## top_module
module top_module(
    input  wire        clkr,
    input  wire        rst,
    input  wire        rxr,
    input  wire [4:0]  btnr,
    output wire        spr,
    output wire [7:0]  hr,
    output wire [7:0]  mr,
    output wire [4:0]  date,
    output wire [4:0]  month,
    output wire [7:0]  year,
    output wire [6:0]  seg,
    output wire [3:0]  an,
    output wire        dp
);
Settings: LEC_CHECK=0, CAP_MARGIN=40, CELL_PAD_IN_SITES_DETAIL_PLACEMENT=1, CELL_PAD_IN_SITES_GLOBAL_PLACEMENT=3, CORE_MARGIN=6, CORE_UTILIZATION=40, CTS_CLUSTER_DIAMETER=388, CTS_CLUSTER_SIZE=83, GPL_ROUTABILITY_DRIVEN=0, HOLD_SLACK_MARGIN=0.29, MAX_ROUTING_LAYER=met4, MIN_ROUTING_LAYER=met1, SLEW_MARGIN=15, TNS_END_PERCENT=5; clock period 6.2 ns.
run.sh (not shown) runs the stock make flow with config.mk's settings and CLKGATE_MAP_FILE=.
Rerun with:
- CAP_MARGIN: 40 -> 20
- CELL_PAD_IN_SITES_DETAIL_PLACEMENT: 1 -> not set
- CELL_PAD_IN_SITES_GLOBAL_PLACEMENT: 3 -> not set
- CORE_MARGIN: 6 -> 2
- CTS_CLUSTER_DIAMETER: 388 -> not set
- CTS_CLUSTER_SIZE: 83 -> not set
- GPL_ROUTABILITY_DRIVEN: 0 -> not set
- HOLD_SLACK_MARGIN: 0.29 -> not set
- MAX_ROUTING_LAYER: met4 -> not set
- MIN_ROUTING_LAYER: met1 -> not set
- SLEW_MARGIN: 15 -> 20
- TNS_END_PERCENT: 5 -> not set
- clock period: 6.2 -> 8.79 ns (I/O delays scaled with it)
Effect: Worst setup slack improved by 670 ps; total power shrinks by 27%; non-clock buffer count shrinks by 97; flip-flop count is unchanged; global-route usage shrinks by 2.0 points.

========
Setup of v42:
top_module again, from the RTL that the note above started with.
// top_module
module top_module(
    input  wire        clkr,
    input  wire        rst,
    input  wire        rxr,
    input  wire [4:0]  btnr,
    output wire        spr,
    output wire [7:0]  hr,
    output wire [7:0]  mr,
    output wire [4:0]  date,
    output wire [4:0]  month,
    output wire [7:0]  year,
    output wire [6:0]  seg,
    output wire [3:0]  an,
    output wire        dp
);
    reg [4:0] btnr_prev;
    reg [4:0] btnr_sync;
    wire btn_time_edge;
    wire btn_date_edge;
    wire btn_stopwatch;
    wire btn_sw_reset;       
    wire btn_sw_startstop;   
    always @(posedge clkr) begin
        if (rst) begin
            btnr_sync <= 5'b0;
            btnr_prev <= 5'b0;
        end else begin
            btnr_sync <= btnr;
            btnr_prev <= btnr_sync;
        end
    end
    assign btn_time_edge = btnr_sync[0] && !btnr_prev[0];
    assign btn_date_edge = btnr_sync[1] && !btnr_prev[1];
    assign btn_stopwatch = btnr_sync[2];   
    assign btn_sw_reset = btnr_sync[3] && !btnr_prev[3];      
    assign btn_sw_startstop = btnr_sync[4] && !btnr_prev[4];  
    reg tx_start;
    reg [7:0] tx_data;
    wire tx_busy;
    wire tx_out;
    uart_tx #(
        .BAUD_RATE(9600),
        .CLOCK_FREQ(153_600)
    ) uart_tx_inst (
        .clk(clkr),
        .rst(rst),
        .tx_start(tx_start),
        .tx_data(tx_data),
        .tx(tx_out),
        .tx_busy(tx_busy)
    );
    assign spr = tx_out;
    reg [1:0] tx_state;
    localparam TX_IDLE = 0, TX_WAIT_BUSY = 1, TX_WAIT_DONE = 2;
    always @(posedge clkr) begin
        if (rst) begin
            tx_state <= TX_IDLE;
            tx_start <= 0;
        end else
        case(tx_state)
            TX_IDLE: begin
                tx_start <= 0;
                if (btn_time_edge) begin
                    tx_data <= 8'd0;
                    tx_start <= 1;
                    tx_state <= TX_WAIT_BUSY;
                end
                else if (btn_date_edge) begin
                    tx_data <= 8'd1;
                    tx_start <= 1;
                    tx_state <= TX_WAIT_BUSY;
                end
            end
            TX_WAIT_BUSY: begin
                tx_start <= 0;
                if (tx_busy) begin
                    tx_state <= TX_WAIT_DONE;
                end
            end
            TX_WAIT_DONE: begin
                if (!tx_busy) begin
  ...
make LEC_CHECK=0 ABC_AREA=1 CAP_MARGIN=20 CORE_MARGIN=2 CORE_UTILIZATION=66 SETUP_SLACK_MARGIN=1.5 SLEW_MARGIN=20 TNS_END_PERCENT=10 finish   # period 5.03 ns
In v42 the implementation completed, yet the final layout does not meet the checks, the culprit being negative setup slack.
Input-level comparison between v54 and v42:
Settings: clearing ABC_AREA, which used to be 1; clearing TNS_END_PERCENT, which used to be 10; swapping 66 for 59 in CORE_UTILIZATION; clearing SETUP_SLACK_MARGIN, which used to be 1.5; swapping 5.03 for 5.14 in the clock period (ns, I/O delays scaled along).
## What came out
The group drawing the most power comes out combinational logic in one run and registers in the other, namely in v42 and v54 respectively.
Wire length (lower): v54
Summary: with v42 as the reference, power dissipated by switching net loads in v54 moved down by more than half.
Measured against each other, v42 and v54 differ in critical path depth, the higher figure coming from v42.
Compare v42 and v54 | final setup TNS higher: v54
| global-route total usage across every layer | higher: v42 |
Of v42 and v54, the run reporting the higher final cell count without fillers was v42.
The runs compared here, v42 and v54, all ended either early or with open violations.
Complete run, failing final checks: v54, reason negative setup slack.
For v47, these inputs were changed with respect to v54:
Settings: CTS_CLUSTER_SIZE now 50, previously not set; CORE_UTILIZATION now 47, was 59; TNS_END_PERCENT now 5, previously not set; the clock period (ns, I/O delays scaled along) now 5.55, was 5.14.
Overall track demand over capacity in global routing: lower on v47. In the tables for v54 and v47, tightest hold margin reads lower with v47. Cell area after layout in v47 is 3.1% below v54. v47 completed end to end; final checks failed (negative setup slack). Compared with v54, v47 improves wire length of the first global-routing pass. Min non-clock buffer count in the final layout across v54 and v47: v47. Taking v54 as the reference, in v47 final number of setup-violating endpoints did not really move; vias after detailed routing fell by about 3%.
The inputs of v19 differ from those of v47 as listed below.
Settings: removing CTS_CLUSTER_SIZE (formerly 50); removing TNS_END_PERCENT (formerly 5); changing CORE_UTILIZATION from 47 to 40; changing the clock period (ns, I/O delays scaled along) from 5.55 to 10.0.
### Flow results
Of v47 and v19, only v47 fails to finish with a clean layout. In v19 relative to v47, total power density per cell area had gone down by more than a quarter. [v19] post-route cell area fell about 9% relative to v47. Global-route usage in v19 vs v47: down 3.3 points. Sequential cell fraction of total power: v19 < v47. Status: CTS sink count parity (v19, v47). Compared with v47, v19 shows a worst slack at placement that is 2.34 ns higher. In v19, the placed instance area came out about 9% below the value in v47. Compared with v47, v19 shows a slack of the critical path that is 1.69 ns higher. [v19] layout-stage area growth over the synthesis result fell 11 points relative to v47.

========
top_module again, from the RTL that the note above started with.
clock: 10.0 ns
lec_check: 0
cap_margin: 40
cell_pad_in_sites_global_placement: 2
core_margin: 10
core_utilization: 40
cts_cluster_diameter: 333
cts_cluster_size: 43
place_density: 0.35
setup_slack_margin: -0.96
slew_margin: 20
The baseline went through all stages and came out clean.
Rerun with:
CAP_MARGIN = 20   (was 40)
CELL_PAD_IN_SITES_GLOBAL_PLACEMENT = unset   (was 2)
CORE_ASPECT_RATIO = 1.9   (was unset)
CORE_MARGIN = 8   (was 10)
CORE_UTILIZATION = 58   (was 40)
CTS_CLUSTER_DIAMETER = 400   (was 333)
CTS_CLUSTER_SIZE = 99   (was 43)
PLACE_DENSITY = unset   (was 0.35)
SETUP_SLACK_MARGIN = unset   (was -0.96)
TNS_END_PERCENT = 5   (was unset)
What happened:
- The changed run produced a clean layout
- worst setup slack is worse by 0.30 ns
- area after synthesis is unchanged
- final cell count drops by a little under a tenth

========
== run A ==
Starting RTL as in the previous note.
Design top_module, start of the top module:
module top_module(
    input  wire        clkr,
    input  wire        rst,
    input  wire        rxr,
    input  wire [4:0]  btnr,
    output wire        spr,
    output wire [7:0]  hr,
    output wire [7:0]  mr,
    output wire [4:0]  date,
    output wire [4:0]  month,
    output wire [7:0]  year,
    output wire [6:0]  seg,
    output wire [3:0]  an,
    output wire        dp
);
==> flow/config.mk <==
export PLATFORM = sky130hd
export DESIGN_NAME = top_module
export DESIGN_NICKNAME = top_module
export VERILOG_FILES = /design/flow/design.v
export SDC_FILE = /design/flow/constraint.sdc
export NUM_CORES = 4
export LEC_CHECK = 0
export CAP_MARGIN = 20
export CORE_MARGIN = 2
export CORE_UTILIZATION = 58
export CTS_CLUSTER_DIAMETER = 400
export CTS_CLUSTER_SIZE = 99
export SLEW_MARGIN = 20
==> flow/constraint.sdc <==
create_clock -name core_clock -period 10.0 [get_ports {clkr}]
set_input_delay 2.0000 -clock core_clock [delete_from_list [all_inputs] [get_ports {clkr}]]
set_output_delay 2.0000 -clock core_clock [all_outputs]
set_load 0.01 [all_outputs]
Input-level comparison between run B and run A:
# run A
export LEC_CHECK = 0
export CAP_MARGIN = 20
export CORE_MARGIN = 2
export CORE_UTILIZATION = 58
export CTS_CLUSTER_DIAMETER = 400
export CTS_CLUSTER_SIZE = 99
export SLEW_MARGIN = 20
create_clock -name core_clock -period 10.0 [get_ports {clkr}]
# run B
export LEC_CHECK = 0
export CAP_MARGIN = 20
export CORE_MARGIN = 2
export CORE_UTILIZATION = 57
export CTS_CLUSTER_DIAMETER = 49
export CTS_CLUSTER_SIZE = 63
export SLEW_MARGIN = 20
create_clock -name core_clock -period 10.0 [get_ports {clkr}]
==> results <==
[compare] base=run A new=run B: combinational power share increased by 0.3 points relative to the old numbers, clock skew closely matched the old numbers, horizontal die dimension increased by 1.2 um relative to the old numbers. Post-layout period usage of the worst path down 0.34 points in run B wrt run A. Compared with run A, run B improves power after layout. Die boundary height, run B and run A: lower on run A. Diff run B and run A: area of the placeable core higher in run B. | via count | run B vs run A | 100 higher |. Going from run A to run B, maximum vdd drop shrank by more than 10%. In terms of post-detailed-routing wire length, run A and run B differ only marginally.
What run C does differently from run B at the input level:
# run B
export LEC_CHECK = 0
export CAP_MARGIN = 20
export CORE_MARGIN = 2
export CORE_UTILIZATION = 57
export CTS_CLUSTER_DIAMETER = 49
export CTS_CLUSTER_SIZE = 63
export SLEW_MARGIN = 20
create_clock -name core_clock -period 10.0 [get_ports {clkr}]
# run C
export LEC_CHECK = 0
export CAP_MARGIN = 20
export CORE_MARGIN = 7
export CORE_UTILIZATION = 40
export CTS_CLUSTER_SIZE = 48
export PLACE_DENSITY = 0.42
export SETUP_SLACK_MARGIN = 0.88
export SLEW_MARGIN = 20
export TNS_END_PERCENT = 65
create_clock -name core_clock -period 10.0 [get_ports {clkr}]
Notes after the runs:
Run C completed every stage of the flow, and the final layout passed the timing, DRC and antenna checks.
Fraction of power consumed by sequential logic (lower): run C
Reported for run B and run C, distinct cell type count of the synthesized netlist turned out identical to the last digit.
Run C ends up with higher core region area than run B does.
Run C has layout buffer count excluding clock buffers above what run B had.
Comparing utilization for run B and run C, the smaller number came from run C.
Against run B as the reference, run C delivers a higher via count of the first global-routing pass.
## Diff of input files: run D against run C
# run C
export LEC_CHECK = 0
export CAP_MARGIN = 20
export CORE_MARGIN = 7
export CORE_UTILIZATION = 40
export CTS_CLUSTER_SIZE = 48
export PLACE_DENSITY = 0.42
export SETUP_SLACK_MARGIN = 0.88
export SLEW_MARGIN = 20
export TNS_END_PERCENT = 65
create_clock -name core_clock -period 10.0 [get_ports {clkr}]
# run D
export LEC_CHECK = 0
export CAP_MARGIN = 20
export CORE_MARGIN = 8
export CORE_UTILIZATION = 40
export CTS_CLUSTER_SIZE = 48
export GPL_TIMING_DRIVEN = 0
export PLACE_DENSITY_LB_ADDON = 0.29
export SETUP_SLACK_MARGIN = 0.88
export SLEW_MARGIN = 20
export TNS_END_PERCENT = 65
create_clock -name core_clock -period 10.0 [get_ports {clkr}]
Findings:
- For the register-to-register path setup slack, run D came in 0.03 ns higher than run C did.
- Run D ends up with higher logic gate share of total power than run C does.
- Per the comparison of run D with run C, sequential share of layout area dropped 0.50 points; height of the chip climbed about 1.1%; total half-perimeter wirelength after legalization and detailed placement climbed 590 um.
The inputs of run E differ from those of run D as listed below.
# run D
export LEC_CHECK = 0
export CAP_MARGIN = 20
export CORE_MARGIN = 8
export CORE_UTILIZATION = 40
export CTS_CLUSTER_SIZE = 48
export GPL_TIMING_DRIVEN = 0
export PLACE_DENSITY_LB_ADDON = 0.29
export SETUP_SLACK_MARGIN = 0.88
export SLEW_MARGIN = 20
export TNS_END_PERCENT = 65
create_clock -name core_clock -period 10.0 [get_ports {clkr}]
# run E
export LEC_CHECK = 0
export CAP_MARGIN = 20
export CELL_PAD_IN_SITES_DETAIL_PLACEMENT = 1
export CORE_MARGIN = 8
export CORE_UTILIZATION = 40
export CTS_CLUSTER_SIZE = 41
export GPL_ROUTABILITY_DRIVEN = 0
export GPL_TIMING_DRIVEN = 1
export MIN_ROUTING_LAYER = met1
export PLACE_DENSITY_LB_ADDON = 0.29
export SETUP_SLACK_MARGIN = -0.82
export SLEW_MARGIN = 10
export TNS_END_PERCENT = 50
create_clock -name core_clock -period 10.0 [get_ports {clkr}]
### Flow results
Run E vs run D, sequential share of layout area went up by 0.50 points. A launching instance or port of the critical path of display_inst.digit_select[0]$_SDFFE_PP0P_ is what run E shows, while display_mode$_SDFFE_PP0P_ belongs to run D. Looking at power share of the clock group across run E and run D, the one that comes out higher is run E. Comparing final wirelength for run E and run D, the bigger number came from run E. In run E, the share of the cycle needed by the critical path after routing came out 1.8 points above the value in run D. In run E, the total global-route track usage came out 1.2 points above the value in run D. Compared with run D, run E shows a lower remaining max-slew budget at the tightest pin. Changes observed in run E relative to run D: detailed-route via count higher, worst setup margin lower, logic gate share of total power lower, slew at the pin closest to its max-slew limit higher.
--- input diff run E..run F ---
# run E
export LEC_CHECK = 0
export CAP_MARGIN = 20
export CELL_PAD_IN_SITES_DETAIL_PLACEMENT = 1
export CORE_MARGIN = 8
export CORE_UTILIZATION = 40
export CTS_CLUSTER_SIZE = 41
export GPL_ROUTABILITY_DRIVEN = 0
export GPL_TIMING_DRIVEN = 1
export MIN_ROUTING_LAYER = met1
export PLACE_DENSITY_LB_ADDON = 0.29
export SETUP_SLACK_MARGIN = -0.82
export SLEW_MARGIN = 10
export TNS_END_PERCENT = 50
create_clock -name core_clock -period 10.0 [get_ports {clkr}]
# run F
export LEC_CHECK = 0
export CAP_MARGIN = 20
export CELL_PAD_IN_SITES_GLOBAL_PLACEMENT = 2
export CORE_MARGIN = 2
export CORE_UTILIZATION = 40
export CTS_CLUSTER_DIAMETER = 333
export CTS_CLUSTER_SIZE = 43
export SETUP_SLACK_MARGIN = -0.96
export SLEW_MARGIN = 20
create_clock -name core_clock -period 10.0 [get_ports {clkr}]
==> results <==
Run F finished every step from synthesis to the final layout, and the layout passed the timing, DRC and antenna checks. Any difference in utilization of the core after routing between run E and run F is small enough to ignore. Looking at count of vias placed by the detailed router, run F sits 5.2% below run E. Run E and run F ended up with nearly the same count of distinct cell types in the synthesized netlist. Relative to run E, the critical path data arrival time of run F is lower by 0.05 ns.
Power figures rest on the tool's default switching activity, not on a simulated workload.
